<file path="design/flow/run.sh">
#!/bin/bash
# the make line also repeats each setting of config.mk as NAME=value (left out here)
make -C /OpenROAD-flow-scripts/flow DESIGN_CONFIG=/design/flow/config.mk WORK_HOME=/design/flow/orfs CLKGATE_MAP_FILE= finish
</file>
<file path="design/flow/config.mk">
export PLATFORM = sky130hd
export DESIGN_NAME = mschdpath
export DESIGN_NICKNAME = mschdpath
export VERILOG_FILES = /design/flow/design.v
export SDC_FILE = /design/flow/constraint.sdc
export NUM_CORES = 4
export LEC_CHECK = 0
export CAP_MARGIN = 20
export CORE_MARGIN = 2
export CORE_UTILIZATION = 68
export CTS_CLUSTER_DIAMETER = 34
export CTS_CLUSTER_SIZE = 66
export SETUP_SLACK_MARGIN = -0.23
export SLEW_MARGIN = 20
</file>
<file path="design/flow/constraint.sdc">
create_clock -name core_clock -period 3.1 [get_ports {clk}]
set_input_delay 0.6200 -clock core_clock [delete_from_list [all_inputs] [get_ports {clk}]]
set_output_delay 0.6200 -clock core_clock [all_outputs]
set_load 0.01 [all_outputs]
</file>
<file path="design/flow/design.v">
module rgst #(
    parameter w=8
)(
    input clk, rst_b, ld, clr, input [w-1:0] d, output reg [w-1:0] q
);
    always @ (posedge clk, negedge rst_b)
        if (!rst_b)                 q <= 0;
        else if (clr)               q <= 0;
        else if (ld)                q <= d;
endmodule
module mschdpath (
    input clk, rst_b,ld_merg,upd_mreg, input [511:0] blk, output [31:0] m0
);
    function [31:0] RtRot(input [31:0] x, input [4:0] p);
        reg [63:0] tmp; begin
        tmp = {x, x} >> p; RtRot = tmp[31:0];end
    endfunction
    function [31:0] Sgm0(input [31:0]x); begin
        Sgm0=RtRot(x,7)^RtRot(x,18)^(x>>3);end
    endfunction
    function [31:0] Sgm1(input [31:0]x); begin
        Sgm1=RtRot(x,17)^RtRot(x,19)^(x>>10);end
    endfunction
    function [31:0] Mux(input sel,input [31:0]d1,d0); begin
        Mux = (sel) ?  d1 : d0 ;end
    endfunction
    function [31:0] Word32(input [511:0]blk, input [3:0]idx); begin
        Word32 = blk[511-32*idx -:32];end
    endfunction
    wire [31:0] m[0:15];
    generate
        genvar k;
        for( k = 0; k < 16; k = k +1) begin:some_name
            if(k < 15)
                rgst #(.w(32)) i0(.clk(clk),.rst_b(rst_b),.clr(1'd0),.ld(upd_mreg),.d(Mux(ld_merg,Word32(blk,k),m[k+1])),.q(m[k]));
            else
                rgst #(.w(32)) i0(.clk(clk),.rst_b(rst_b),.clr(1'd0),.ld(upd_mreg),.d(Mux(ld_merg,Word32(blk,k),m[0] + Sgm0(m[1]) + m[9] + Sgm1(m[14]))),.q(m[k]));
        end
    endgenerate
    assign m0 = m[0];
endmodule
</file>
==> results of run 1 <==
routing by layer:
metal	GRT overflow	global-route usage (%)
met1	0	73.15
met2	2	92.41
met3	1	56.95
met4	3	78.72
met5	0	33.21
through the flow:
| stage | setup slack (ns) | std cells |
|---|---|---|
| 2_1_floorplan | -0.5373 | 2848 |
| 3_3_place_gp | -0.7401 | 3956 |
| 3_5_place_dp | -0.9294 | 3956 |
| 4_1_cts | -0.9450 | 4129 |
repair_timing:
item                       in CTS
hold endpoints to repair       43
buffers inserted               11
gates resized                  52
hold buffers                    1
pin swaps                      30
setup endpoints to repair      29
==> flow_metrics.py, run 1 <==
# Flow results
metrics = {
    "global_routing": {
        "grt_overflow": 6,
        "grt_usage_pct": 74.76,
    },
    "synthesis": {
        "synthSimpleGateAreaFrac_pct": 8.684,
        "edf_count": 0,
        "async_reset_ff_share_pct": 100.0,
        "synth_nets": 3457,
        "synth.cells.most_frequent": "531 x a21oi_1, 521 x nor2_1, 512 x dfrtp_1",
        "yosys_warnings": 2,
        "dominant_cells_by_area_after_synthesis": "dfrtp_1 46%, mux2i_1 18%, a21oi_1 9.6%",
        "xor_area_share_pct": 4.571,
        "synth.area.mux_share_pct": 17.55,
        "ys_dominant_reg_cell": "dfrtp_1",
        "and_or_or_and_share_of_the_synthesized_area_pct": 12.05,
        "postSynthSeqShare_pct": 46.12,
        "synthDominantAreaCellType": "dfrtp_1",
        "netlist.area_leader.share_pct": 46.12,
        "count_of_cell_types_in_the_netlist": 51,
        "synth_cells": 2848,
        "yosys_area_um2": 27780,
        "post_synth_fa_ha_maj_area_fraction_pct": 5.864,
        "ys_cells": 2848,
        "synth.avg_cell_area_um2": 9.754,
        "synth_flops": 512,
        "post_synth_instance_area_um2": 27780,
        "synthTopLogicFamily": "multiplexers",
        "yosysMostFrequentCell": "a21oi_1",
    },
    "die": {
        "initCoreUtil_pct": 68.50,
        "floorplan.io_pins": 548,
        "die_w_um": 206.1,
        "total_die_area_um2": 42490,
        "core_footprint_um2": 40550,
        "placementRows": 74,
        "die_h_um": 206.1,
    },
    "clocking": {
        "clockRootBuffer": "clkbuf_16",
        "cts_max_path_buffers": 3,
        "clock_sinks": 512,
        "cts-htree-levels": 3,
        "cts_made_buffers": 87,
    },
    "status": {
        "failing_step": "global routing (5_1_grt)",
        "toolErrorMsg": "[ERROR GRT-0116] Global routing finished with congestion. Check the congestion regions in the DRC Viewer.",
        "outcome": "did not finish",
    },
    "placed_design": {
        "placed_area_um2": 35430,
        "detailedPlacementHpwl_mm": 78.72,
        "gp_congestion": 1.191,
        "buffer_ports.inserted": 547,
    },
}
==> run 2, diff against run 1 <==
- CELL_PAD_IN_SITES_GLOBAL_PLACEMENT: default -> 1
- CORE_MARGIN: 2 -> 5
- CORE_UTILIZATION: 68 -> 66
- CTS_CLUSTER_DIAMETER: 34 -> default
- CTS_CLUSTER_SIZE: 66 -> default
- GPL_TIMING_DRIVEN: default -> 1
- PLACE_DENSITY_LB_ADDON: default -> 0.18
- SETUP_SLACK_MARGIN: -0.23 -> default
- clock period: 3.1 -> 3.81 ns (I/O delays scaled with it)
==> run 2 against run 1 <==
The run fails in global placement (3_3_place_gp). Die size rose by 9.0%. Synthesized cell count did not move. Synthesized area did not move.
==> flow_metrics.py, run 2 <==
# Flow results
metrics = {
    "die": {
        "total_die_area_um2": 46290,
        "initCoreUtil_pct": 66.53,
        "die_h_um": 215.2,
        "die_w_um": 215.2,
        "placementRows": 75,
        "core_footprint_um2": 41760,
        "floorplan.io_pins": 548,
    },
    "synthesis": {
        "synthSimpleGateAreaFrac_pct": 8.684,
        "synth_nets": 3457,
        "netlist.area_leader.share_pct": 46.12,
        "dominant_cells_by_area_after_synthesis": "dfrtp_1 46%, mux2i_1 18%, a21oi_1 9.6%",
        "yosysMostFrequentCell": "a21oi_1",
        "post_synth_fa_ha_maj_area_fraction_pct": 5.864,
        "ys_dominant_reg_cell": "dfrtp_1",
        "synthDominantAreaCellType": "dfrtp_1",
        "synth.avg_cell_area_um2": 9.754,
        "postSynthSeqShare_pct": 46.12,
        "synth_flops": 512,
        "synth.area.mux_share_pct": 17.55,
        "edf_count": 0,
        "ys_cells": 2848,
        "synth_cells": 2848,
        "async_reset_ff_share_pct": 100.0,
        "and_or_or_and_share_of_the_synthesized_area_pct": 12.05,
        "synthTopLogicFamily": "multiplexers",
        "synth.cells.most_frequent": "531 x a21oi_1, 521 x nor2_1, 512 x dfrtp_1",
        "post_synth_instance_area_um2": 27780,
        "xor_area_share_pct": 4.571,
        "yosys_area_um2": 27780,
        "count_of_cell_types_in_the_netlist": 51,
        "yosys_warnings": 2,
    },
    "status": {
        "failing_step": "global placement (3_3_place_gp)",
        "outcome": "did not finish",
        "toolErrorMsg": "[ERROR FLW-0024] Place density exceeds 1.0 (current PLACE_DENSITY_LB_ADDON =  0.18). Please check if the value of  PLACE_DENSITY_LB_ADDON is between 0 and 0.99.",
    },
}
==> run 3, diff against run 2 <==
- CELL_PAD_IN_SITES_GLOBAL_PLACEMENT: 1 -> default
- CORE_MARGIN: 5 -> 2
- CORE_UTILIZATION: 66 -> 68
- CTS_CLUSTER_SIZE: default -> 66
- GPL_TIMING_DRIVEN: 1 -> default
- PLACE_DENSITY_LB_ADDON: 0.18 -> default
- clock period: 3.81 -> 3.64 ns (I/O delays scaled with it)
==> run 3 against run 2 <==
The layout now fails its checks (setup timing). Synthesized cell count unchanged. Synthesized area unchanged. Die size down 8.2%.
==> flow_metrics.py, run 3 <==
# Metrics from the implementation run
metrics = {
    "status": {
        "outcome": "complete, but fails checks",
        "violations": "setup timing",
    },
    "worst_setup_path": {
        "cp-startpoint": "some_name[1].genblk1.i0.q[17]$_DFFE_PN0P_",
        "r2r_setup_slack_ns": -0.46,
        "worst_setup_path_end_kind": "register",
        "worst-endpoint-arrival_ns": 4.56,
        "critPathBufInv": 3,
        "critical_path.cell_chain": "xnor2_2, xnor2_1, fa_1, inv_1, fa_1, inv_1, ha_4, o21ai_1, a211oi_2, o31ai_2, nor3_2, o21ai_4, buf_4, a31oi_2, o221ai_1",
        "cp_slowest_cell": "fa_1",
        "regToRegEndpoint": "some_name[15].genblk1.i0.q[30]$_DFFE_PN0P_",
        "critical_path.startpoint_type": "register",
        "crit_path_max_fanout": 5,
        "critical-path-max-stage-delay_ns": 0.52,
        "critPathCapture": "some_name[15].genblk1.i0.q[30]$_DFFE_PN0P_",
        "path_delay_family": "adder cells",
        "count_of_cells_along_the_worst_register_to_register_path": 15,
        "critical_path.reg2reg.startpoint": "some_name[1].genblk1.i0.q[17]$_DFFE_PN0P_",
        "cp_data_required_time_ns": 4.11,
        "critPathKind": "register to register",
        "path_depth": 15,
    },
    "final_layout": {
        "final_net_count": 4065,
        "finalCoreUtilization_pct": 93.25,
        "area_delta_synth_final_pct": 36.12,
        "nFillCells": 1274,
    },
    "pwr": {
        "largestPowerGroup": "combinational logic",
        "power_w": 0.04001,
        "power.combinational.total_w": 0.0268,
        "vdd_drop_max_mv": 1.299,
        "sw_frac_of_total_pct": 45.07,
        "pwr-share-clk_pct": 13.9,
        "seqPwrFrac_pct": 19.2,
        "int_power_w": 0.02198,
        "powerDensity_nw_per_um2": 1058,
        "p_sw_w": 0.01803,
        "p_comb_share_pct": 66.9,
        "pg_clk_w": 0.00557,
        "p_seq_w": 0.00769,
        "p_leak_nw": 17.00,
    },
    "route": {
        "drt.antenna.violating_nets": 0,
        "routed_wl_mm": 127.3,
        "post-route-drc-count": 0,
        "detail_route.iter0.violations": 5032,
        "drt_pre_antenna_iters": 9,
        "wl_cell_um": 31.32,
        "drt-vias-per-instance": 6.965,
        "detailroute.via_count": 28318,
    },
    "final_timing": {
        "fmax_mhz": 244.1,
        "final_hold_viol_count": 0,
        "final_critical_path_setup_slack_ns": -0.4564,
        "finClkSkew_ns": 0.03622,
        "slew_viol_final": 0,
        "post-route-min-period_ns": 4.096,
        "max_slew_margin_pct": 29.88,
        "post-route-period-util_pct": 112.5,
        "rsz_0062_raised_after_global_routing": "true",
        "tightest_slew_ns": 1.052,
        "final-setup-viol-count": 24,
    },
    "synthesis": {
        "synth.avg_cell_area_um2": 9.754,
        "synth.cells.most_frequent": "531 x a21oi_1, 521 x nor2_1, 512 x dfrtp_1",
        "synthDominantAreaCellType": "dfrtp_1",
        "synth_cells": 2848,
        "yosysMostFrequentCell": "a21oi_1",
        "ys_cells": 2848,
        "synthTopLogicFamily": "multiplexers",
        "and_or_or_and_share_of_the_synthesized_area_pct": 12.05,
        "synthSimpleGateAreaFrac_pct": 8.684,
        "post_synth_instance_area_um2": 27780,
        "async_reset_ff_share_pct": 100.0,
        "xor_area_share_pct": 4.571,
        "edf_count": 0,
        "ys_dominant_reg_cell": "dfrtp_1",
        "yosys_warnings": 2,
        "synth_flops": 512,
        "netlist.area_leader.share_pct": 46.12,
        "dominant_cells_by_area_after_synthesis": "dfrtp_1 46%, mux2i_1 18%, a21oi_1 9.6%",
        "synth.area.mux_share_pct": 17.55,
        "postSynthSeqShare_pct": 46.12,
        "yosys_area_um2": 27780,
        "count_of_cell_types_in_the_netlist": 51,
        "synth_nets": 3457,
        "post_synth_fa_ha_maj_area_fraction_pct": 5.864,
    },
    "clocking": {
        "clock_latency_on_the_worst_skew_pair_ns": 0.65,
        "cts_made_buffers": 52,
        "tritoncts": "yes",
        "cts_max_path_buffers": 3,
        "clk_pin_slew_worst_paths_ns": 0.06,
        "ctsHoldBuffers": 0,
        "clock_sinks": 512,
        "clockRootBuffer": "clkbuf_16",
        "cts-htree-levels": 2,
    },
    "die": {
        "die_h_um": 206.1,
        "core_footprint_um2": 40550,
        "placementRows": 74,
        "floorplan.io_pins": 548,
        "die_w_um": 206.1,
        "initCoreUtil_pct": 68.50,
        "total_die_area_um2": 42490,
    },
    "placed_design": {
        "gp_congestion": 1.114,
        "buffer_ports.inserted": 547,
        "dp_worst_setup_slack_ns": -0.3848,
        "detailedPlacementHpwl_mm": 77.97,
    },
    "worst_hold_path": {
        "worstHoldPathType": "input pin to async pin",
    },
    "global_routing": {
        "grt_usage_pct": 54.06,
        "grt_pass1_wl_mm": 166.2,
        "grt_overflow": 0,
        "grt_pass1_vias": 27343,
        "grt_max_degree": 186,
        "grt_antenna_before_repair": 37,
    },
    "flow_run": {
        "stage_log_warnings": 56,
        "drv_cap": 0,
    },
}
==> run 3: metal layers <==
metal / wire (um) / share of wire [%] / vias up / global-route usage, %
met5: 127 / 0.10 / - / 0
met4: 15620 / 12 / 10 / 43.65
met3: 20610 / 16 / 1215 / 18.64
met2: 53320 / 42 / 3141 / 81.83
met1: 37670 / 30 / 13126 / 62.63
li1: - / - / 10826 / -
==> run 3: what timing repair did <==
| action | in CTS | in global routing |
|---|---|---|
| gates cloned | 0 | 0 |
| setup endpoints to repair | 24 | 27 |
| resized | 86 | 80 |
| buffers inserted | 8 | 6 |
| pin swaps | 38 | 49 |
==> run 3: layout make-up <==
cell class	count	area, um^2	area share (%)
flip-flops and latches	512	12830	33.92
clock buffers	77	1516	4.010
repair buffers	785	7533	19.92
multi-input cells	1956	14460	38.24
diodes	44	110.1	0.2912
clock inverters	11	140.1	0.3706
inverters	149	559.3	1.479
well taps	532	665.6	1.760
==> run 3: metrics by stage <==
stage | TNS, ns | cell area [um^2] | instances | hold WS (ns)
2_1_floorplan | -0.001147 | 27830 | 2848 | 0.4324
3_3_place_gp | -4.706 | 35030 | 3922 | 0.4726
3_5_place_dp | -6.108 | 35030 | 3922 | 0.4864
4_1_cts | -4.483 | 37210 | 4016 | 0.09124
5_1_grt | -9.332 | 37790 | 4055 | 0.1143
6_report | -6.627 | 37820 | 4066 | 0.07118
==> run 4, diff against run 3 <==
- ABC_AREA: default -> 0
- CELL_PAD_IN_SITES_GLOBAL_PLACEMENT: default -> 0
- CORE_ASPECT_RATIO: default -> 0.99
- CORE_UTILIZATION: 68 -> 70
- CTS_CLUSTER_DIAMETER: default -> 271
- CTS_CLUSTER_SIZE: 66 -> 37
- HOLD_SLACK_MARGIN: default -> -0.08
- SETUP_SLACK_MARGIN: default -> -0.29
- SLEW_MARGIN: 20 -> 30
- TNS_END_PERCENT: default -> 60
- clock period: 3.64 -> 3.45 ns (I/O delays scaled with it)
==> run 4 against run 3 <==
The run now fails in global routing (5_1_grt). Synthesized area is the same. Synthesized cell count is the same. Die size shrank 2.8%.
==> flow_metrics.py, run 4 <==
# Flow results
metrics = {
    "synthesis": {
        "postSynthSeqShare_pct": 46.12,
        "yosysMostFrequentCell": "a21oi_1",
        "xor_area_share_pct": 4.571,
        "synth_nets": 3457,
        "edf_count": 0,
        "synth.cells.most_frequent": "531 x a21oi_1, 521 x nor2_1, 512 x dfrtp_1",
        "yosys_warnings": 2,
        "netlist.area_leader.share_pct": 46.12,
        "post_synth_fa_ha_maj_area_fraction_pct": 5.864,
        "synth_flops": 512,
        "and_or_or_and_share_of_the_synthesized_area_pct": 12.05,
        "synthDominantAreaCellType": "dfrtp_1",
        "synth_cells": 2848,
        "dominant_cells_by_area_after_synthesis": "dfrtp_1 46%, mux2i_1 18%, a21oi_1 9.6%",
        "count_of_cell_types_in_the_netlist": 51,
        "synth.avg_cell_area_um2": 9.754,
        "ys_cells": 2848,
        "post_synth_instance_area_um2": 27780,
        "synthTopLogicFamily": "multiplexers",
        "yosys_area_um2": 27780,
        "synthSimpleGateAreaFrac_pct": 8.684,
        "synth.area.mux_share_pct": 17.55,
        "ys_dominant_reg_cell": "dfrtp_1",
        "async_reset_ff_share_pct": 100.0,
    },
    "status": {
        "toolErrorMsg": "[ERROR GRT-0232] Routing congestion too high. Check the congestion heatmap in the GUI.",
        "failing_step": "global routing (5_1_grt)",
        "outcome": "did not finish",
    },
    "placed_design": {
        "buffer_ports.inserted": 547,
        "detailedPlacementHpwl_mm": 79.08,
        "dp_worst_setup_slack_ns": -0.6105,
        "gp_congestion": 1.171,
        "placed_area_um2": 35120,
    },
    "die": {
        "core_footprint_um2": 39100,
        "total_die_area_um2": 41300,
        "placementRows": 72,
        "die_h_um": 202.2,
        "die_w_um": 204.2,
        "initCoreUtil_pct": 71.05,
        "floorplan.io_pins": 548,
    },
    "clocking": {
        "clockRootBuffer": "clkbuf_16",
        "ctsHoldBuffers": 0,
        "cts-htree-levels": 1,
        "cts_made_buffers": 17,
        "cts_max_path_buffers": 3,
        "clock_sinks": 512,
    },
    "global_routing": {
        "grt_usage_pct": 78.32,
        "grt_overflow": 116,
    },
}
## run 4: metal layers
layer,track usage [%],overflow
met4,74.07,50
met2,93.75,53
met5,43.45,0
met1,77.61,3
met3,66.19,10
## run 4: timing repair
action | CTS
buffers inserted | 19
pin swaps | 51
endpoints found under the setup margin | 24
gates resized | 90
## run 4: metrics by stage
step	instances	TNS [ns]	total power, W	hold slack, ns
after floorplan	2848	-2.400	0.01992	0.3944
after global placement	3919	-7.589	0.02824	0.4737
after detailed placement	3919	-11.88	0.02965	0.4893
after CTS	3951	-9.291	0.03485	0.09848
==> run 5, diff against run 4 <==
- ABC_AREA: 0 -> default
- CELL_PAD_IN_SITES_DETAIL_PLACEMENT: default -> 1
- CELL_PAD_IN_SITES_GLOBAL_PLACEMENT: 0 -> default
- CORE_ASPECT_RATIO: 0.99 -> 1.62
- CORE_UTILIZATION: 70 -> 35
- CTS_CLUSTER_DIAMETER: 271 -> default
- CTS_CLUSTER_SIZE: 37 -> 44
- HOLD_SLACK_MARGIN: -0.08 -> default
- SETUP_SLACK_MARGIN: -0.29 -> 0.79
- SLEW_MARGIN: 30 -> 20
- TNS_END_PERCENT: 60 -> 90
- clock period: 3.45 -> 4.4 ns (I/O delays scaled with it)
==> run 5 against run 4 <==
Now clean on timing, DRC and antenna. Synthesized area unchanged. Die size increased by 98%. Synthesized cell count is the same.
==> flow_metrics.py, run 5 <==
# Metrics from the implementation run
metrics = {
    "status": {
        "outcome": "finished clean",
    },
    "synthesis": {
        "synth_nets": 3457,
        "count_of_cell_types_in_the_netlist": 51,
        "post_synth_instance_area_um2": 27780,
        "netlist.area_leader.share_pct": 46.12,
        "xor_area_share_pct": 4.571,
        "synthTopLogicFamily": "multiplexers",
        "synth.cells.most_frequent": "531 x a21oi_1, 521 x nor2_1, 512 x dfrtp_1",
        "ys_dominant_reg_cell": "dfrtp_1",
        "async_reset_ff_share_pct": 100.0,
        "post_synth_fa_ha_maj_area_fraction_pct": 5.864,
        "and_or_or_and_share_of_the_synthesized_area_pct": 12.05,
        "ys_cells": 2848,
        "synth.avg_cell_area_um2": 9.754,
        "dominant_cells_by_area_after_synthesis": "dfrtp_1 46%, mux2i_1 18%, a21oi_1 9.6%",
        "synthSimpleGateAreaFrac_pct": 8.684,
        "yosys_area_um2": 27780,
        "synth.area.mux_share_pct": 17.55,
        "yosysMostFrequentCell": "a21oi_1",
        "synth_cells": 2848,
        "synth_flops": 512,
        "edf_count": 0,
        "postSynthSeqShare_pct": 46.12,
        "yosys_warnings": 2,
        "synthDominantAreaCellType": "dfrtp_1",
    },
    "worst_setup_path": {
        "critical-path-max-stage-delay_ns": 0.54,
        "count_of_cells_along_the_worst_register_to_register_path": 18,
        "critical_path.reg2reg.startpoint": "some_name[14].genblk1.i0.q[20]$_DFFE_PN0P_",
        "cp-startpoint": "some_name[14].genblk1.i0.q[20]$_DFFE_PN0P_",
        "worst_setup_path_end_kind": "register",
        "path_delay_family": "adder cells",
        "cp_slowest_cell": "fa_1",
        "critPathKind": "register to register",
        "r2r_setup_slack_ns": 0.32,
        "critPathBufInv": 4,
        "critical_path.cell_chain": "xnor2_4, xnor2_2, fa_1, inv_2, fa_1, inv_1, ha_2, inv_2, fa_2, nor2b_4, o2111ai_4, a21oi_4, buf_6, nor3b_4, o21a_2, o31ai_2, xnor2_1, o21ai_1",
        "critical_path.startpoint_type": "register",
        "worst-endpoint-arrival_ns": 4.58,
        "path_depth": 18,
        "cp_data_required_time_ns": 4.90,
        "regToRegEndpoint": "some_name[15].genblk1.i0.q[25]$_DFFE_PN0P_",
        "crit_path_max_fanout": 5,
        "critPathCapture": "some_name[15].genblk1.i0.q[25]$_DFFE_PN0P_",
    },
    "pwr": {
        "powerDensity_nw_per_um2": 798.4,
        "pwr-share-clk_pct": 15.5,
        "sw_frac_of_total_pct": 45.76,
        "p_seq_w": 0.00640,
        "vdd_drop_max_mv": 0.6106,
        "power.combinational.total_w": 0.0188,
        "p_leak_nw": 16.37,
        "largestPowerGroup": "combinational logic",
        "p_sw_w": 0.01363,
        "int_power_w": 0.01616,
        "pg_clk_w": 0.00463,
        "p_comb_share_pct": 63.0,
        "seqPwrFrac_pct": 21.5,
    },
    "route": {
        "post-route-drc-count": 0,
        "drt-vias-per-instance": 5.262,
        "detailroute.via_count": 22948,
        "detail_route.iter0.violations": 1336,
        "wl_cell_um": 26.28,
        "drt_pre_antenna_iters": 5,
        "drt.antenna.violating_nets": 0,
        "routed_wl_mm": 114.6,
    },
    "final_timing": {
        "whs_ns": 0.3116,
        "rsz_0062_raised_after_global_routing": "true",
        "final_hold_viol_count": 0,
        "fmax_mhz": 245.1,
        "tns_ns": 0,
        "finClkSkew_ns": 0.03205,
        "max_slew_margin_pct": 38.70,
        "post-route-period-util_pct": 92.71,
        "final-setup-viol-count": 0,
        "post-route-min-period_ns": 4.079,
        "slew_viol_final": 0,
        "tightest_slew_ns": 0.9195,
    },
    "placed_design": {
        "gp_congestion": 0.9604,
        "detailedPlacementHpwl_mm": 88.15,
        "buffer_ports.inserted": 547,
    },
    "die": {
        "die_h_um": 362.6,
        "placementRows": 131,
        "floorplan.io_pins": 548,
        "core_footprint_um2": 78680,
        "die_w_um": 225.4,
        "total_die_area_um2": 81710,
        "initCoreUtil_pct": 35.31,
    },
    "clocking": {
        "clockRootBuffer": "clkbuf_16",
        "clock_latency_on_the_worst_skew_pair_ns": 0.64,
        "cts_made_buffers": 52,
        "clock_sinks": 512,
        "tritoncts": "yes",
        "cts-htree-levels": 2,
        "ctsHoldBuffers": 0,
        "clk_pin_slew_worst_paths_ns": 0.07,
        "cts_max_path_buffers": 3,
    },
    "final_layout": {
        "final_net_count": 3917,
        "area_delta_synth_final_pct": 34.32,
    },
    "flow_run": {
        "stage_log_warnings": 47,
        "drv_cap": 0,
    },
    "global_routing": {
        "grt_max_degree": 201,
        "grt_pass1_vias": 24385,
        "grt_antenna_before_repair": 22,
        "grt_overflow": 0,
        "grt_usage_pct": 27.71,
        "grt_pass1_wl_mm": 163.6,
    },
    "worst_hold_path": {
        "worstHoldPathType": "input pin to async pin",
    },
}
==> run 5: routing by layer <==
layer	global-route usage, %	routed length, um	vias up
li1	-	-	10534
met1	31.63	42880	11412
met2	47.37	56400	758
met3	4.587	6217	238
met4	18.75	9071	6
met5	0	38	-
==> run 5: area by class of cell <==
class                   count  area, um^2
well taps                 997        1247
clock inverters            15       146.4
clock buffers              78        1580
multi-input cells        1956       14520
diodes                     17       42.54
inverters                 149       559.3
flip-flops and latches    512       12860
repair buffers            637        6365
fillers                  8638       41360
==> run 5: stage by stage <==
stage,power [W],utilization [%],setup slack (ns),std cells,cell area (um^2)
floorplan,0.01576,-,0.7602,2848,27840
global placement,0.02066,43.53,0.1457,4215,34250
detailed placement,0.02088,43.53,0.1388,4215,34250
CTS,0.02749,46.75,0.3234,4329,36780
global route,0.03143,47.42,0.2111,4359,37310
finish,0.02979,47.43,0.3206,4361,37310
==> run 5: repair_timing <==
action	CTS	global route
hold endpoints to repair	0	0
pin swaps	31	30
resized	122	75
buffers inserted	21	15
endpoints found under the setup margin	25	27
==> run 6, diff against run 5 <==
- CELL_PAD_IN_SITES_DETAIL_PLACEMENT: 1 -> default
- CORE_ASPECT_RATIO: 1.62 -> default
- CORE_UTILIZATION: 35 -> 72
- CTS_CLUSTER_SIZE: 44 -> 34
- HOLD_SLACK_MARGIN: default -> -0.09
- MAX_ROUTING_LAYER: default -> met4
- SETUP_SLACK_MARGIN: 0.79 -> default
- TNS_END_PERCENT: 90 -> default
- clock period: 4.4 -> 3.82 ns (I/O delays scaled with it)
==> run 6 against run 5 <==
The run now fails in global routing (5_1_grt). Synthesized cell count unchanged. Synthesized area did not move. Die size shrank 51%.
==> flow_metrics.py, run 6 <==
# Flow results
metrics = {
    "synthesis": {
        "synth_nets": 3457,
        "yosysMostFrequentCell": "a21oi_1",
        "synth.avg_cell_area_um2": 9.754,
        "synth_cells": 2848,
        "count_of_cell_types_in_the_netlist": 51,
        "synth_flops": 512,
        "dominant_cells_by_area_after_synthesis": "dfrtp_1 46%, mux2i_1 18%, a21oi_1 9.6%",
        "synth.cells.most_frequent": "531 x a21oi_1, 521 x nor2_1, 512 x dfrtp_1",
        "and_or_or_and_share_of_the_synthesized_area_pct": 12.05,
        "synthDominantAreaCellType": "dfrtp_1",
        "edf_count": 0,
        "ys_cells": 2848,
        "synthSimpleGateAreaFrac_pct": 8.684,
        "xor_area_share_pct": 4.571,
        "async_reset_ff_share_pct": 100.0,
        "post_synth_instance_area_um2": 27780,
        "ys_dominant_reg_cell": "dfrtp_1",
        "yosys_area_um2": 27780,
        "netlist.area_leader.share_pct": 46.12,
        "post_synth_fa_ha_maj_area_fraction_pct": 5.864,
        "postSynthSeqShare_pct": 46.12,
        "synthTopLogicFamily": "multiplexers",
        "yosys_warnings": 2,
        "synth.area.mux_share_pct": 17.55,
    },
    "placed_design": {
        "gp_congestion": 1.224,
        "buffer_ports.inserted": 547,
        "detailedPlacementHpwl_mm": 75.80,
    },
    "die": {
        "total_die_area_um2": 40170,
        "placementRows": 71,
        "initCoreUtil_pct": 73.41,
        "core_footprint_um2": 37840,
        "floorplan.io_pins": 548,
        "die_w_um": 200.4,
        "die_h_um": 200.4,
    },
    "clocking": {
        "cts_made_buffers": 52,
        "clockRootBuffer": "clkbuf_16",
        "ctsHoldBuffers": 0,
        "clock_sinks": 512,
        "cts-htree-levels": 2,
        "cts_max_path_buffers": 3,
    },
    "status": {
        "failing_step": "global routing (5_1_grt)",
        "outcome": "did not finish",
        "toolErrorMsg": "[ERROR GRT-0116] Global routing finished with congestion. Check the congestion regions in the DRC Viewer.",
    },
    "global_routing": {
        "grt_overflow": 163,
        "grt_usage_pct": 81.16,
    },
}
## run 6: layer usage
| metal | overflow | track usage, % |
|---|---|---|
| met1 | 2 | 78.00 |
| met5 | - | - |
| met3 | 8 | 64.77 |
| met2 | 105 | 96.53 |
| met4 | 48 | 82.46 |
## run 6: what timing repair did
| item | 4_1_cts |
|---|---|
| setup endpoints to repair | 24 |
| resized | 130 |
| buffers inserted | 12 |
| pin swaps | 41 |
## run 6: through the flow
stage	std cells	hold slack (ns)	instance area, um^2	setup slack (ns)
CTS	3872	0.1747	36480	-0.1598
detailed placement	3765	0.4846	33900	-0.3661
global placement	3765	0.4741	33900	-0.09937
floorplan	2848	0.4581	27780	0.04277
==> run 7, diff against run 6 <==
- ABC_AREA: default -> 1
- CELL_PAD_IN_SITES_DETAIL_PLACEMENT: default -> 1
- CORE_UTILIZATION: 72 -> 31
- CTS_CLUSTER_DIAMETER: default -> 208
- CTS_CLUSTER_SIZE: 34 -> default
- GPL_ROUTABILITY_DRIVEN: default -> 1
- HOLD_SLACK_MARGIN: -0.09 -> 0.15
- MAX_ROUTING_LAYER: met4 -> met5
- MIN_ROUTING_LAYER: default -> met1
- PLACE_DENSITY: default -> 0.59
- SLEW_MARGIN: 20 -> 30
- TNS_END_PERCENT: default -> 65
- clock period: 3.82 -> 2.87 ns (I/O delays scaled with it)
==> run 7 against run 6 <==
Now fails the layout checks on setup timing. Die size up 130%. Synthesized area up 2.4%. Synthesized cell count up 27%.
==> flow_metrics.py, run 7 <==
# Metrics from the implementation run
metrics = {
    "pwr": {
        "pg_clk_w": 0.00837,
        "p_leak_nw": 18.68,
        "p_comb_share_pct": 63.6,
        "p_sw_w": 0.02190,
        "powerDensity_nw_per_um2": 1186,
        "largestPowerGroup": "combinational logic",
        "vdd_drop_max_mv": 1.071,
        "p_seq_w": 0.00911,
        "sw_frac_of_total_pct": 45.57,
        "pwr-share-clk_pct": 17.4,
        "power.combinational.total_w": 0.0306,
        "int_power_w": 0.02616,
        "seqPwrFrac_pct": 19.0,
    },
    "die": {
        "die_w_um": 307.0,
        "placementRows": 111,
        "die_h_um": 307.0,
        "floorplan.io_pins": 548,
        "initCoreUtil_pct": 31.19,
        "total_die_area_um2": 94230,
        "core_footprint_um2": 91250,
    },
    "worst_setup_path": {
        "critPathKind": "register to register",
        "worst-endpoint-arrival_ns": 4.08,
        "crit_top_cell": "nand2_1",
        "critical_path.cell_chain": "buf_4, buf_4, xnor2_1, xor2_1, fa_1, inv_1, fa_1, inv_1, ha_4, nand2_1, nor2_1, nand2_1, nor2_2, nand2_2, nand3_1, nand3_1, nand2_1, nand2_1",
        "crit_path_max_fanout": 4,
        "critPathBufInv": 4,
        "critPathCapture": "some_name[15].genblk1.i0.q[28]$_DFFE_PN0P_",
        "critical_path.reg2reg.startpoint": "some_name[1].genblk1.i0.q[13]$_DFFE_PN0P_",
        "r2r_setup_slack_ns": -0.66,
        "worst_setup_path_end_kind": "register",
        "cp_data_required_time_ns": 3.43,
        "path_delay_family": "adder cells",
        "path_depth": 18,
        "count_of_cells_along_the_worst_register_to_register_path": 18,
        "regToRegEndpoint": "some_name[15].genblk1.i0.q[28]$_DFFE_PN0P_",
        "cp-startpoint": "some_name[1].genblk1.i0.q[13]$_DFFE_PN0P_",
        "cp_slowest_cell": "fa_1",
        "critical_path.startpoint_type": "register",
        "critical-path-max-stage-delay_ns": 0.53,
    },
    "synthesis": {
        "ys_cells": 3618,
        "count_of_cell_types_in_the_netlist": 26,
        "post_synth_instance_area_um2": 28460,
        "yosys_warnings": 2,
        "and_or_or_and_share_of_the_synthesized_area_pct": 25.33,
        "async_reset_ff_share_pct": 100.0,
        "dominant_cells_by_area_after_synthesis": "dfrtp_1 45%, o21ai_0 11%, inv_1 9.0%",
        "synth_nets": 4227,
        "synthTopLogicFamily": "AND-OR/OR-AND gates",
        "synth_flops": 512,
        "synth.cells.most_frequent": "684 x inv_1, 599 x o21ai_0, 512 x dfrtp_1",
        "yosys_area_um2": 28460,
        "ys_dominant_reg_cell": "dfrtp_1",
        "netlist.area_leader.share_pct": 45.02,
        "yosysMostFrequentCell": "inv_1",
        "postSynthSeqShare_pct": 45.02,
        "xor_area_share_pct": 3.909,
        "synthSimpleGateAreaFrac_pct": 7.492,
        "synth.area.mux_share_pct": 0,
        "synth_cells": 3618,
        "synth.avg_cell_area_um2": 7.865,
        "post_synth_fa_ha_maj_area_fraction_pct": 5.725,
        "edf_count": 0,
        "synthDominantAreaCellType": "dfrtp_1",
    },
    "final_timing": {
        "final_critical_path_setup_slack_ns": -0.6579,
        "post-route-min-period_ns": 3.528,
        "slew_viol_final": 0,
        "tightest_slew_ns": 0.8986,
        "post-route-period-util_pct": 122.9,
        "fmax_mhz": 283.5,
        "rsz_0062_raised_after_global_routing": "true",
        "max_slew_margin_pct": 40.10,
        "final-setup-viol-count": 30,
        "finClkSkew_ns": 0.01292,
        "final_hold_viol_count": 0,
        "whs_ns": 0.2980,
    },
    "global_routing": {
        "grt_usage_pct": 28.35,
        "grt_pass1_wl_mm": 196.5,
        "grt_pass1_vias": 29726,
        "grt_antenna_before_repair": 69,
        "grt_overflow": 0,
        "grt_max_degree": 104,
    },
    "route": {
        "wl_cell_um": 24.30,
        "routed_wl_mm": 135.5,
        "drt.antenna.violating_nets": 0,
        "drt_pre_antenna_iters": 5,
        "post-route-drc-count": 0,
        "detailroute.via_count": 28128,
        "detail_route.iter0.violations": 2205,
        "drt-vias-per-instance": 5.044,
    },
    "flow_run": {
        "drv_cap": 0,
        "stage_log_warnings": 32,
    },
    "final_layout": {
        "finalCoreUtilization_pct": 44.42,
        "final-instance-count-excl-fill": 5577,
        "area.combinational_um2": 13340,
        "final_net_count": 4902,
        "area_delta_synth_final_pct": 42.44,
        "nFillCells": 10817,
        "finish.instance_area_um2": 40530,
        "final-seq-area_um2": 12840,
    },
    "clocking": {
        "clock_latency_on_the_worst_skew_pair_ns": 0.68,
        "cts_max_path_buffers": 3,
        "clock_sinks": 512,
        "tritoncts": "yes",
        "clk_pin_slew_worst_paths_ns": 0.06,
        "clockRootBuffer": "clkbuf_16",
        "cts_made_buffers": 60,
        "cts-htree-levels": 2,
    },
    "placed_design": {
        "gp_congestion": 0.9438,
        "dp_worst_setup_slack_ns": -0.9253,
        "buffer_ports.inserted": 547,
        "dpl.cell_count": 5405,
        "detailedPlacementHpwl_mm": 105.8,
        "placed_area_um2": 37090,
    },
    "status": {
        "outcome": "complete, but fails checks",
        "violations": "setup timing",
    },
    "worst_hold_path": {
        "worstHoldPathType": "input pin to register",
        "holdPathStages": 2,
        "holdPathEnd": "some_name[2].genblk1.i0.q[30]$_DFFE_PN0P_",
        "hold_start": "upd_mreg",
    },
}
[run 7: per-stage QoR]
stage / TNS [ns] / power [W]
floorplan: -4.319 / 0.02255
global placement: -21.63 / 0.03317
detailed placement: -22.20 / 0.03358
CTS: -16.02 / 0.04623
global route: -21.41 / 0.05128
finish: -16.52 / 0.04806
[run 7: what timing repair did]
item / CTS / global route
hold buffers: 1 / 0
endpoints found under the hold margin: 47 / 0
buffers inserted: 10 / 3
pin swaps: 81 / 62
gates resized: 202 / 76
setup endpoints to repair: 30 / 30
[run 7: per-layer routing]
layer	vias up	track usage [%]	wire length [um]	share of wire (%)
met3	257	5.458	7858	5.8
met5	-	0	161	0.12
li1	13016	-	-	-
met1	14005	37.58	58730	43
met2	824	44.93	62720	46
met4	26	12.76	6042	4.5
[run 7: area by class of cell]
class,count,area share (%)
multi-input combinational,2194,32.91
inverter,686,6.408
timing repair buffer,839,19.79
sequential,512,31.67
tap,1186,3.661
clock inverter,20,0.8859
clock buffer,86,4.340
antenna,54,0.3334
==> run 8, diff against run 7 <==
- ABC_AREA: 1 -> default
- CAP_MARGIN: 20 -> 35
- CELL_PAD_IN_SITES_DETAIL_PLACEMENT: 1 -> default
- CORE_MARGIN: 2 -> 5
- CORE_UTILIZATION: 31 -> 57
- CTS_CLUSTER_DIAMETER: 208 -> default
- CTS_CLUSTER_SIZE: default -> 20
- GPL_ROUTABILITY_DRIVEN: 1 -> default
- GPL_TIMING_DRIVEN: default -> 0
- HOLD_SLACK_MARGIN: 0.15 -> default
- MIN_ROUTING_LAYER: met1 -> default
- PLACE_DENSITY: 0.59 -> default
- PLACE_DENSITY_LB_ADDON: default -> 0.3
- SLEW_MARGIN: 30 -> 15
- TNS_END_PERCENT: 65 -> default
- clock period: 2.87 -> 3.13 ns (I/O delays scaled with it)
==> run 8 against run 7 <==
The layout still fails its checks (setup timing). Combinational power is 13% lower. First-iteration DRC count rose by 32%. Routed wire length shrank 15%. Final cell count decreased by 26%. Core utilization increased by 32 points. Sequential power down 1%. Cell area down 8.1%. Synthesized area down 2.4%. Sequential cell count is the same. Global-route usage rose by 13 points. Critical path depth fell by 1. Clock skew increased by 0.0075 ns. Critical path type unchanged. Largest cell class unchanged. Largest power group unchanged.
==> flow_metrics.py, run 8 <==
# Metrics from the implementation run
metrics = {
    "status": {
        "outcome": "complete, but fails checks",
        "violations": "setup timing",
    },
    "synthesis": {
        "yosys_area_um2": 27780,
        "synth.cells.most_frequent": "531 x a21oi_1, 521 x nor2_1, 512 x dfrtp_1",
        "synthSimpleGateAreaFrac_pct": 8.684,
        "yosys_warnings": 2,
        "post_synth_fa_ha_maj_area_fraction_pct": 5.864,
        "synth_cells": 2848,
        "count_of_cell_types_in_the_netlist": 51,
        "and_or_or_and_share_of_the_synthesized_area_pct": 12.05,
        "edf_count": 0,
        "post_synth_instance_area_um2": 27780,
        "xor_area_share_pct": 4.571,
        "netlist.area_leader.share_pct": 46.12,
        "async_reset_ff_share_pct": 100.0,
        "synth_nets": 3457,
        "yosysMostFrequentCell": "a21oi_1",
        "synth_flops": 512,
        "ys_dominant_reg_cell": "dfrtp_1",
        "ys_cells": 2848,
        "synthDominantAreaCellType": "dfrtp_1",
        "synth.avg_cell_area_um2": 9.754,
        "synthTopLogicFamily": "multiplexers",
        "dominant_cells_by_area_after_synthesis": "dfrtp_1 46%, mux2i_1 18%, a21oi_1 9.6%",
        "postSynthSeqShare_pct": 46.12,
        "synth.area.mux_share_pct": 17.55,
    },
    "final_timing": {
        "rsz_0062_raised_after_global_routing": "true",
        "final_critical_path_setup_slack_ns": -1.246,
        "tightest_slew_ns": 0.9700,
        "post-route-min-period_ns": 4.376,
        "final-setup-viol-count": 30,
        "finClkSkew_ns": 0.02044,
        "max_slew_margin_pct": 35.33,
        "whs_ns": 0.02226,
        "post-route-period-util_pct": 139.8,
        "final_hold_viol_count": 0,
        "fmax_mhz": 228.5,
        "slew_viol_final": 0,
    },
    "route": {
        "wl_cell_um": 27.71,
        "drt.antenna.violating_nets": 0,
        "post-route-drc-count": 0,
        "drt_pre_antenna_iters": 8,
        "drt-vias-per-instance": 6.150,
        "detail_route.iter0.violations": 2915,
        "routed_wl_mm": 115.1,
        "detailroute.via_count": 25548,
    },
    "global_routing": {
        "grt_antenna_before_repair": 59,
        "grt.met3_usage_pct": 13.26,
        "grt_pass1_vias": 25735,
        "global_route.usage.met2_pct": 65.85,
        "grt_usage_pct": 41.61,
        "grt_max_degree": 109,
        "grt_met1_usage_pct": 52.61,
        "grt_overflow": 0,
        "grt_pass1_wl_mm": 164.5,
        "globalRoute.busiestLayer": "met2",
    },
    "die": {
        "die_w_um": 230.8,
        "floorplan.io_pins": 548,
        "core_footprint_um2": 48550,
        "placementRows": 81,
        "die_h_um": 230.8,
        "initCoreUtil_pct": 57.23,
        "total_die_area_um2": 53250,
    },
    "pwr": {
        "p_seq_w": 0.00899,
        "power.combinational.total_w": 0.0266,
        "powerDensity_nw_per_um2": 1129,
        "vdd_drop_max_mv": 1.207,
        "sw_frac_of_total_pct": 45.31,
        "p_sw_w": 0.01906,
        "pwr-share-clk_pct": 15.4,
        "pg_clk_w": 0.00650,
        "seqPwrFrac_pct": 21.4,
        "p_comb_share_pct": 63.2,
        "largestPowerGroup": "combinational logic",
        "int_power_w": 0.02301,
        "p_leak_nw": 16.34,
    },
    "clocking": {
        "ctsHoldBuffers": 0,
        "clock_sinks": 512,
        "tritoncts": "yes",
        "cts_made_buffers": 52,
        "cts_max_path_buffers": 3,
        "clk_pin_slew_worst_paths_ns": 0.07,
        "clock_latency_on_the_worst_skew_pair_ns": 0.62,
        "cts-htree-levels": 2,
        "clockRootBuffer": "clkbuf_16",
    },
    "flow_run": {
        "drv_cap": 0,
        "stage_log_warnings": 32,
    },
    "placed_design": {
        "gp_congestion": 1.007,
        "dpl.cell_count": 4022,
        "buffer_ports.inserted": 546,
        "detailedPlacementHpwl_mm": 90.37,
    },
    "worst_setup_path": {
        "cp-startpoint": "some_name[1].genblk1.i0.q[8]$_DFFE_PN0P_",
        "worst-endpoint-arrival_ns": 4.86,
        "regToRegEndpoint": "some_name[15].genblk1.i0.q[25]$_DFFE_PN0P_",
        "critPathKind": "register to register",
        "count_of_cells_along_the_worst_register_to_register_path": 17,
        "r2r_setup_slack_ns": -1.25,
        "critPathBufInv": 4,
        "worst_setup_path_end_kind": "register",
        "critical_path.cell_chain": "xnor2_2, fa_1, inv_1, fa_1, inv_1, ha_2, inv_2, fa_2, nor2b_4, o2111ai_4, a21oi_4, buf_6, nor3b_4, o21a_2, o31ai_2, xnor2_1, o21ai_1",
        "cp_slowest_cell": "dfrtp_1",
        "path_delay_family": "adder cells",
        "critPathCapture": "some_name[15].genblk1.i0.q[25]$_DFFE_PN0P_",
        "critical_path.reg2reg.startpoint": "some_name[1].genblk1.i0.q[8]$_DFFE_PN0P_",
        "path_depth": 17,
        "crit_path_max_fanout": 5,
        "critical-path-max-stage-delay_ns": 0.54,
        "critical_path.startpoint_type": "register",
        "cp_data_required_time_ns": 3.62,
    },
    "final_layout": {
        "final_net_count": 4061,
        "nFillCells": 3227,
        "final-instance-count-excl-fill": 4154,
        "area_delta_synth_final_pct": 34.11,
        "finalCoreUtilization_pct": 76.75,
    },
    "worst_hold_path": {
        "worstHoldPathType": "input pin to async pin",
    },
}
==> run 8: final cells by class <==
type / instances / area [um^2] / share of cell area (%)
well taps: 622 / 778.2 / 2.089
flip-flops and latches: 512 / 12840 / 34.46
inverters: 149 / 561.8 / 1.508
clock buffers: 69 / 1445 / 3.879
repair buffers: 588 / 5927 / 15.91
plain buffers: 193 / 809.5 / 2.173
diodes: 45 / 112.6 / 0.3022
clock inverters: 20 / 279.0 / 0.7489
multi-input cells: 1956 / 14500 / 38.93
==> run 8: layer usage <==
layer / share of wire [%] / up-vias / wire [um]
met3: 12 / 392 / 14030
met5: 0.18 / - / 211
met4: 5.4 / 32 / 6245
met1: 36 / 12553 / 41220
met2: 46 / 1733 / 53400
li1: - / 10838 / -
==> run 8: through the flow <==
stage               power [W]  setup slack [ns]  area [um^2]  setup TNS [ns]
global placement      0.02971            -20.52        34290               -
detailed placement    0.03001            -1.532        34440         -110.84
floorplan             0.02316           -0.5073        28040          -7.181
CTS                   0.03940            -1.122        36740          -23.63
finish                0.04207            -1.246        37260          -27.67
global route          0.04425            -1.314        37230          -30.13
==> run 8: what timing repair did <==
item                                    CTS  global route
resized                                 104            66
setup buffers                            24            13
pin swaps                                35            50
endpoints found under the setup margin   30            40
==> run 9, diff against run 8 <==
- CAP_MARGIN: 35 -> 20
- CORE_MARGIN: 5 -> 2
- CORE_UTILIZATION: 57 -> 18
- CTS_CLUSTER_SIZE: 20 -> default
- GPL_TIMING_DRIVEN: 0 -> default
- MAX_ROUTING_LAYER: met5 -> default
- PLACE_DENSITY_LB_ADDON: 0.3 -> default
- SLEW_MARGIN: 15 -> 20
- clock period: 3.13 -> 4.42 ns (I/O delays scaled with it)
==> run 9 against run 8 <==
Routed wire length rose by 10%. Via count down 12%. Now clean on timing, DRC and antenna. Highest routed layer unchanged. Synthesized area is the same.
==> flow_metrics.py, run 9 <==
# Metrics from the implementation run
metrics = {
    "worst_setup_path": {
        "critical_path.reg2reg.startpoint": "some_name[1].genblk1.i0.q[4]$_DFFE_PN0P_",
        "crit_top_cell": "inv_1",
        "critical_path.startpoint_type": "register",
        "cp_data_required_time_ns": 5.01,
        "path_depth": 19,
        "r2r_setup_slack_ns": 0.15,
        "cp-startpoint": "some_name[1].genblk1.i0.q[4]$_DFFE_PN0P_",
        "critical-path-max-stage-delay_ns": 0.41,
        "cp_slowest_cell": "fa_1",
        "crit_path_max_fanout": 3,
        "critPathBufInv": 5,
        "count_of_cells_along_the_worst_register_to_register_path": 19,
        "critPathCapture": "some_name[15].genblk1.i0.q[29]$_DFFE_PN0P_",
        "regToRegEndpoint": "some_name[15].genblk1.i0.q[29]$_DFFE_PN0P_",
        "worst-endpoint-arrival_ns": 4.86,
        "worst_setup_path_end_kind": "register",
        "path_delay_family": "adder cells",
        "critical_path.cell_chain": "xnor2_1, xnor2_1, buf_4, fa_1, inv_1, fa_1, inv_1, ha_1, inv_1, fa_2, nor2b_4, o2111ai_4, a21oi_4, buf_4, nor3b_4, o21a_2, o41ai_4, nand3_1, o211ai_1",
        "critPathKind": "register to register",
    },
    "clocking": {
        "cts_made_buffers": 68,
        "ctsHoldBuffers": 0,
        "clock_latency_on_the_worst_skew_pair_ns": 0.67,
        "cts_max_path_buffers": 3,
        "clockRootBuffer": "clkbuf_16",
        "cts-htree-levels": 3,
        "clk_pin_slew_worst_paths_ns": 0.06,
        "clock_sinks": 512,
        "tritoncts": "yes",
    },
    "synthesis": {
        "and_or_or_and_share_of_the_synthesized_area_pct": 12.05,
        "edf_count": 0,
        "xor_area_share_pct": 4.571,
        "yosysMostFrequentCell": "a21oi_1",
        "synth_flops": 512,
        "synth.avg_cell_area_um2": 9.754,
        "synthDominantAreaCellType": "dfrtp_1",
        "synthSimpleGateAreaFrac_pct": 8.684,
        "yosys_area_um2": 27780,
        "netlist.area_leader.share_pct": 46.12,
        "post_synth_instance_area_um2": 27780,
        "ys_cells": 2848,
        "count_of_cell_types_in_the_netlist": 51,
        "post_synth_fa_ha_maj_area_fraction_pct": 5.864,
        "dominant_cells_by_area_after_synthesis": "dfrtp_1 46%, mux2i_1 18%, a21oi_1 9.6%",
        "synth_cells": 2848,
        "synthTopLogicFamily": "multiplexers",
        "synth_nets": 3457,
        "yosys_warnings": 2,
        "ys_dominant_reg_cell": "dfrtp_1",
        "async_reset_ff_share_pct": 100.0,
        "postSynthSeqShare_pct": 46.12,
        "synth.cells.most_frequent": "531 x a21oi_1, 521 x nor2_1, 512 x dfrtp_1",
        "synth.area.mux_share_pct": 17.55,
    },
    "final_timing": {
        "final_critical_path_setup_slack_ns": 0.1512,
        "slew_viol_final": 0,
        "fmax_mhz": 234.3,
        "tns_ns": 0,
        "final-setup-viol-count": 0,
        "tightest_slew_ns": 0.8794,
        "post-route-period-util_pct": 96.58,
        "max_slew_margin_pct": 41.38,
        "rsz_0062_raised_after_global_routing": "false",
        "post-route-min-period_ns": 4.269,
        "final_hold_viol_count": 0,
        "finClkSkew_ns": 0.04311,
    },
    "route": {
        "post-route-drc-count": 0,
        "wl_cell_um": 23.16,
        "drt_pre_antenna_iters": 7,
        "routed_wl_mm": 126.6,
        "detail_route.iter0.violations": 1648,
        "detailroute.via_count": 22376,
        "drt-vias-per-instance": 4.093,
        "drt.antenna.violating_nets": 0,
    },
    "status": {
        "outcome": "finished clean",
    },
    "pwr": {
        "sw_frac_of_total_pct": 44.06,
        "pwr-share-clk_pct": 21.0,
        "seqPwrFrac_pct": 22.5,
        "p_leak_nw": 16.50,
        "power.combinational.total_w": 0.0157,
        "p_seq_w": 0.00628,
        "vdd_drop_max_mv": 0.7371,
        "p_comb_share_pct": 56.5,
        "pg_clk_w": 0.00586,
        "p_sw_w": 0.01228,
        "largestPowerGroup": "combinational logic",
        "int_power_w": 0.01560,
        "powerDensity_nw_per_um2": 722.6,
    },
    "final_layout": {
        "final_net_count": 3972,
        "nFillCells": 16543,
        "finalCoreUtilization_pct": 25.10,
        "area_delta_synth_final_pct": 38.88,
    },
    "worst_hold_path": {
        "worstHoldPathType": "input pin to async pin",
    },
    "global_routing": {
        "grt_max_degree": 163,
        "grt_antenna_before_repair": 40,
        "grt_overflow": 0,
        "grt_pass1_vias": 22971,
        "grt_pass1_wl_mm": 175.8,
        "grt_usage_pct": 15.85,
    },
    "flow_run": {
        "drv_cap": 0,
        "stage_log_warnings": 41,
    },
    "die": {
        "total_die_area_um2": 157500,
        "die_w_um": 396.9,
        "die_h_um": 396.9,
        "core_footprint_um2": 153700,
        "placementRows": 144,
        "initCoreUtil_pct": 18.08,
        "floorplan.io_pins": 548,
    },
    "placed_design": {
        "dp_worst_setup_slack_ns": 0.02329,
        "gp_congestion": 0.9002,
        "detailedPlacementHpwl_mm": 102.4,
        "buffer_ports.inserted": 547,
    },
}
## run 9: area by class of cell
type,count,area (um^2),share of cell area [%]
timing repair buffer,676,6671,17.29
clock inverter,26,370.4,0.9599
inverter,149,559.3,1.450
tap,2044,2557,6.629
clock buffer,94,1971,5.108
multi-input combinational,1956,13610,35.29
sequential,512,12810,33.21
antenna,10,25.02,0.06486
## run 9: timing repair
action | in CTS | in global routing
setup buffers | 0 | 1
pin swaps | 1 | 8
setup endpoints to repair | 1 | 13
gates resized | 0 | 13
## run 9: metal layers
layer	wire [um]	vias up	global-route usage, %
met5	272	-	0
met4	2354	44	3.592
met3	8830	158	4.371
met2	59370	660	25.70
met1	55810	10855	20.84
li1	-	10659	-
## run 9: per-stage QoR
stage                     cell area, um^2  cells  hold slack (ns)  total power (W)
after floorplan                     27780   2848           0.4581          0.01553
after CTS                           38470   5456           0.2707          0.02777
final                               38580   5467           0.3093          0.02788
after detailed placement            36130   5336           0.4834          0.02166
after global routing                38570   5461           0.3259          0.02999
after global placement              36130   5336           0.4743          0.02169
==> run 10, diff against run 9 <==
- ABC_AREA: default -> 0
- CAP_MARGIN: 20 -> 0
- CORE_ASPECT_RATIO: default -> 0.93
- CORE_UTILIZATION: 18 -> 72
- CTS_CLUSTER_DIAMETER: default -> 355
- CTS_CLUSTER_SIZE: default -> 25
- TNS_END_PERCENT: default -> 5
- clock period: 4.42 -> 2.67 ns (I/O delays scaled with it)
==> run 10 against run 9 <==
Synthesized area did not move. The flow now stops in global routing (5_1_grt). Synthesized cell count unchanged. Die size is 74% lower.
==> flow_metrics.py, run 10 <==
# Flow results
metrics = {
    "clocking": {
        "cts_max_path_buffers": 3,
        "clockRootBuffer": "clkbuf_16",
        "clock_sinks": 512,
        "post_cts.repair.setup_buffers": 0,
        "cts-htree-levels": 1,
        "cts_made_buffers": 24,
    },
    "synthesis": {
        "synthSimpleGateAreaFrac_pct": 8.684,
        "xor_area_share_pct": 4.571,
        "ys_cells": 2848,
        "synth.area.mux_share_pct": 17.55,
        "edf_count": 0,
        "synth.cells.most_frequent": "531 x a21oi_1, 521 x nor2_1, 512 x dfrtp_1",
        "async_reset_ff_share_pct": 100.0,
        "synth.avg_cell_area_um2": 9.754,
        "synthTopLogicFamily": "multiplexers",
        "synth_flops": 512,
        "post_synth_fa_ha_maj_area_fraction_pct": 5.864,
        "yosys_area_um2": 27780,
        "netlist.area_leader.share_pct": 46.12,
        "ys_dominant_reg_cell": "dfrtp_1",
        "postSynthSeqShare_pct": 46.12,
        "synth_nets": 3457,
        "and_or_or_and_share_of_the_synthesized_area_pct": 12.05,
        "yosys_warnings": 2,
        "yosysMostFrequentCell": "a21oi_1",
        "post_synth_instance_area_um2": 27780,
        "synthDominantAreaCellType": "dfrtp_1",
        "count_of_cell_types_in_the_netlist": 51,
        "synth_cells": 2848,
        "dominant_cells_by_area_after_synthesis": "dfrtp_1 46%, mux2i_1 18%, a21oi_1 9.6%",
    },
    "die": {
        "die_h_um": 193.4,
        "placementRows": 69,
        "initCoreUtil_pct": 72.80,
        "total_die_area_um2": 40170,
        "floorplan.io_pins": 548,
        "die_w_um": 207.7,
        "core_footprint_um2": 38160,
    },
    "status": {
        "outcome": "did not finish",
        "failing_step": "global routing (5_1_grt)",
        "toolErrorMsg": "[ERROR GRT-0116] Global routing finished with congestion. Check the congestion regions in the DRC Viewer.",
    },
    "global_routing": {
        "grt_usage_pct": 80.13,
        "grt_overflow": 49,
    },
    "placed_design": {
        "buffer_ports.inserted": 547,
        "detailedPlacementHpwl_mm": 86.55,
        "dp_worst_setup_slack_ns": -1.481,
        "gp_congestion": 1.189,
    },
}
run 10: metrics by stage:
step,TNS [ns],area [um^2],util (%),instances,power (W)
floorplan,-21.09,27840,-,2848,0.02598
global placement,-27.29,35700,93.55,3961,0.03639
detailed placement,-35.09,35700,93.55,3961,0.03909
CTS,-35.63,36670,96.10,3988,0.04602
run 10: repair_timing:
item	CTS
hold endpoints to repair	56
hold buffers	1
gates cloned	0
pin swaps	12
endpoints found under the setup margin	31
gates resized	58
run 10: per-layer routing:
| metal | GRT overflow | global-route usage [%] |
|---|---|---|
| met5 | 0 | 38.76 |
| met4 | 21 | 82.77 |
| met3 | 3 | 67.22 |
| met2 | 25 | 95.63 |
| met1 | 0 | 77.73 |
==> run 11, diff against run 10 <==
- ABC_AREA: 0 -> 1
- CAP_MARGIN: 0 -> 20
- CELL_PAD_IN_SITES_DETAIL_PLACEMENT: default -> 1
- CORE_ASPECT_RATIO: 0.93 -> default
- CORE_UTILIZATION: 72 -> 58
- CTS_CLUSTER_DIAMETER: 355 -> 208
- CTS_CLUSTER_SIZE: 25 -> default
- GPL_ROUTABILITY_DRIVEN: default -> 1
- HOLD_SLACK_MARGIN: default -> 0.15
- MAX_ROUTING_LAYER: default -> met4
- MIN_ROUTING_LAYER: default -> met1
- SLEW_MARGIN: 20 -> 30
- TNS_END_PERCENT: 5 -> 65
- clock period: 2.67 -> 2.87 ns (I/O delays scaled with it)
==> run 11 against run 10 <==
The flow stops in detailed placement (3_5_place_dp). Synthesized cell count rose by 27%. Synthesized area rose by 2.4%. Die size rose by 27%.
==> flow_metrics.py, run 11 <==
# Flow results
metrics = {
    "die": {
        "die_w_um": 225.5,
        "die_h_um": 225.5,
        "placementRows": 81,
        "core_footprint_um2": 48650,
        "floorplan.io_pins": 548,
        "initCoreUtil_pct": 58.50,
        "total_die_area_um2": 50850,
    },
    "status": {
        "toolErrorMsg": "[ERROR DPL-0033] detailed placement checks failed during check placement.",
        "outcome": "did not finish",
        "failing_step": "detailed placement (3_5_place_dp)",
    },
    "synthesis": {
        "synthDominantAreaCellType": "dfrtp_1",
        "yosys_area_um2": 28460,
        "synth_flops": 512,
        "synth.avg_cell_area_um2": 7.865,
        "postSynthSeqShare_pct": 45.02,
        "synthTopLogicFamily": "AND-OR/OR-AND gates",
        "synth_cells": 3618,
        "ys_cells": 3618,
        "synth_nets": 4227,
        "edf_count": 0,
        "yosys_warnings": 2,
        "post_synth_fa_ha_maj_area_fraction_pct": 5.725,
        "yosysMostFrequentCell": "inv_1",
        "ys_dominant_reg_cell": "dfrtp_1",
        "synth.cells.most_frequent": "684 x inv_1, 599 x o21ai_0, 512 x dfrtp_1",
        "count_of_cell_types_in_the_netlist": 26,
        "synthSimpleGateAreaFrac_pct": 7.492,
        "xor_area_share_pct": 3.909,
        "netlist.area_leader.share_pct": 45.02,
        "and_or_or_and_share_of_the_synthesized_area_pct": 25.33,
        "dominant_cells_by_area_after_synthesis": "dfrtp_1 45%, o21ai_0 11%, inv_1 9.0%",
        "synth.area.mux_share_pct": 0,
        "post_synth_instance_area_um2": 28460,
        "async_reset_ff_share_pct": 100.0,
    },
    "placed_design": {
        "gp_congestion": 1.076,
        "buffer_ports.inserted": 547,
    },
}
run 11: metrics by stage:
step / hold WS, ns / instances
floorplan: 0.2784 / 3618
global placement: 0.4596 / 4834
==> run 12, diff against run 11 <==
- CELL_PAD_IN_SITES_DETAIL_PLACEMENT: 1 -> 2
- CTS_CLUSTER_DIAMETER: 208 -> 90
- GPL_ROUTABILITY_DRIVEN: 1 -> 0
- MIN_ROUTING_LAYER: met1 -> met2
- SLEW_MARGIN: 30 -> 20
- clock period: 2.87 -> 4.5 ns (I/O delays scaled with it)
==> run 12 against run 11 <==
The flow again stops in detailed placement (3_5_place_dp). Synthesized cell count stayed put. Die size stayed put. Synthesized area is the same.
==> flow_metrics.py, run 12 <==
# Flow results
metrics = {
    "synthesis": {
        "dominant_cells_by_area_after_synthesis": "dfrtp_1 45%, o21ai_0 11%, inv_1 9.0%",
        "and_or_or_and_share_of_the_synthesized_area_pct": 25.33,
        "synthTopLogicFamily": "AND-OR/OR-AND gates",
        "postSynthSeqShare_pct": 45.02,
        "post_synth_instance_area_um2": 28460,
        "synthSimpleGateAreaFrac_pct": 7.492,
        "synth.area.mux_share_pct": 0,
        "synth.avg_cell_area_um2": 7.865,
        "ys_cells": 3618,
        "synthDominantAreaCellType": "dfrtp_1",
        "synth_flops": 512,
        "count_of_cell_types_in_the_netlist": 26,
        "xor_area_share_pct": 3.909,
        "netlist.area_leader.share_pct": 45.02,
        "synth_nets": 4227,
        "yosys_area_um2": 28460,
        "async_reset_ff_share_pct": 100.0,
        "yosysMostFrequentCell": "inv_1",
        "synth_cells": 3618,
        "ys_dominant_reg_cell": "dfrtp_1",
        "synth.cells.most_frequent": "684 x inv_1, 599 x o21ai_0, 512 x dfrtp_1",
        "post_synth_fa_ha_maj_area_fraction_pct": 5.725,
        "edf_count": 0,
        "yosys_warnings": 2,
    },
    "die": {
        "initCoreUtil_pct": 58.50,
        "die_w_um": 225.5,
        "total_die_area_um2": 50850,
        "floorplan.io_pins": 548,
        "core_footprint_um2": 48650,
        "die_h_um": 225.5,
        "placementRows": 81,
    },
    "status": {
        "outcome": "did not finish",
        "toolErrorMsg": "[ERROR DPL-0033] detailed placement checks failed during check placement.",
        "failing_step": "detailed placement (3_5_place_dp)",
    },
    "placed_design": {
        "buffer_ports.inserted": 547,
    },
}
[run 12: through the flow]
stage          cells  setup WS [ns]
2_1_floorplan   3618          1.113
3_3_place_gp    4609         0.6257
==> run 13, diff against run 12 <==
- ABC_AREA: 1 -> default
- CELL_PAD_IN_SITES_DETAIL_PLACEMENT: 2 -> default
- CORE_UTILIZATION: 58 -> 71
- CTS_CLUSTER_DIAMETER: 90 -> default
- CTS_CLUSTER_SIZE: default -> 37
- GPL_ROUTABILITY_DRIVEN: 0 -> default
- HOLD_SLACK_MARGIN: 0.15 -> default
- MAX_ROUTING_LAYER: met4 -> default
- MIN_ROUTING_LAYER: met2 -> default
- PLACE_DENSITY: default -> 0.64
- TNS_END_PERCENT: 65 -> default
- clock period: 4.5 -> 3.71 ns (I/O delays scaled with it)
==> run 13 against run 12 <==
The flow stops in global routing (5_1_grt). Die size decreased by 20%. Synthesized area decreased by 2.4%. Synthesized cell count decreased by 21%.
==> flow_metrics.py, run 13 <==
# Flow results
metrics = {
    "synthesis": {
        "count_of_cell_types_in_the_netlist": 51,
        "synth.area.mux_share_pct": 17.55,
        "edf_count": 0,
        "and_or_or_and_share_of_the_synthesized_area_pct": 12.05,
        "synthTopLogicFamily": "multiplexers",
        "async_reset_ff_share_pct": 100.0,
        "synth.cells.most_frequent": "531 x a21oi_1, 521 x nor2_1, 512 x dfrtp_1",
        "synth_flops": 512,
        "synth.avg_cell_area_um2": 9.754,
        "yosys_warnings": 2,
        "netlist.area_leader.share_pct": 46.12,
        "post_synth_fa_ha_maj_area_fraction_pct": 5.864,
        "ys_cells": 2848,
        "postSynthSeqShare_pct": 46.12,
        "synthDominantAreaCellType": "dfrtp_1",
        "synth_cells": 2848,
        "synthSimpleGateAreaFrac_pct": 8.684,
        "yosys_area_um2": 27780,
        "ys_dominant_reg_cell": "dfrtp_1",
        "synth_nets": 3457,
        "dominant_cells_by_area_after_synthesis": "dfrtp_1 46%, mux2i_1 18%, a21oi_1 9.6%",
        "yosysMostFrequentCell": "a21oi_1",
        "xor_area_share_pct": 4.571,
        "post_synth_instance_area_um2": 27780,
    },
    "die": {
        "total_die_area_um2": 40730,
        "floorplan.io_pins": 548,
        "placementRows": 72,
        "core_footprint_um2": 38650,
        "die_h_um": 201.8,
        "die_w_um": 201.8,
        "initCoreUtil_pct": 71.88,
    },
    "placed_design": {
        "gp_congestion": 1.201,
        "buffer_ports.inserted": 547,
        "detailedPlacementHpwl_mm": 76.72,
    },
    "clocking": {
        "cts_max_path_buffers": 3,
        "cts_made_buffers": 53,
        "cts-htree-levels": 2,
        "clockRootBuffer": "clkbuf_16",
        "ctsHoldBuffers": 0,
        "clock_sinks": 512,
    },
    "status": {
        "failing_step": "global routing (5_1_grt)",
        "outcome": "did not finish",
        "toolErrorMsg": "[ERROR GRT-0228] Horizontal edge usage exceeds the maximum allowed. (21, 22) usage=65535 limit=3200",
    },
}
==> run 13: through the flow <==
| stage | cell area, um^2 | setup TNS, ns | std cells | hold WS [ns] | worst slack [ns] |
|---|---|---|---|---|---|
| after CTS | 36620 | -4.244 | 3931 | 0.1929 | -0.3021 |
| after detailed placement | 34460 | -3.897 | 3829 | 0.4956 | -0.2840 |
| after global placement | 34460 | -0.7703 | 3829 | 0.4732 | -0.1520 |
| after floorplan | 27800 | 0 | 2848 | 0.4464 | 0.007261 |
==> run 13: timing repair <==
action	4_1_cts
setup buffers	4
resized	64
endpoints found under the setup margin	26
pin swaps	19
endpoints found under the hold margin	0
Power and IR drop assume default switching activity.
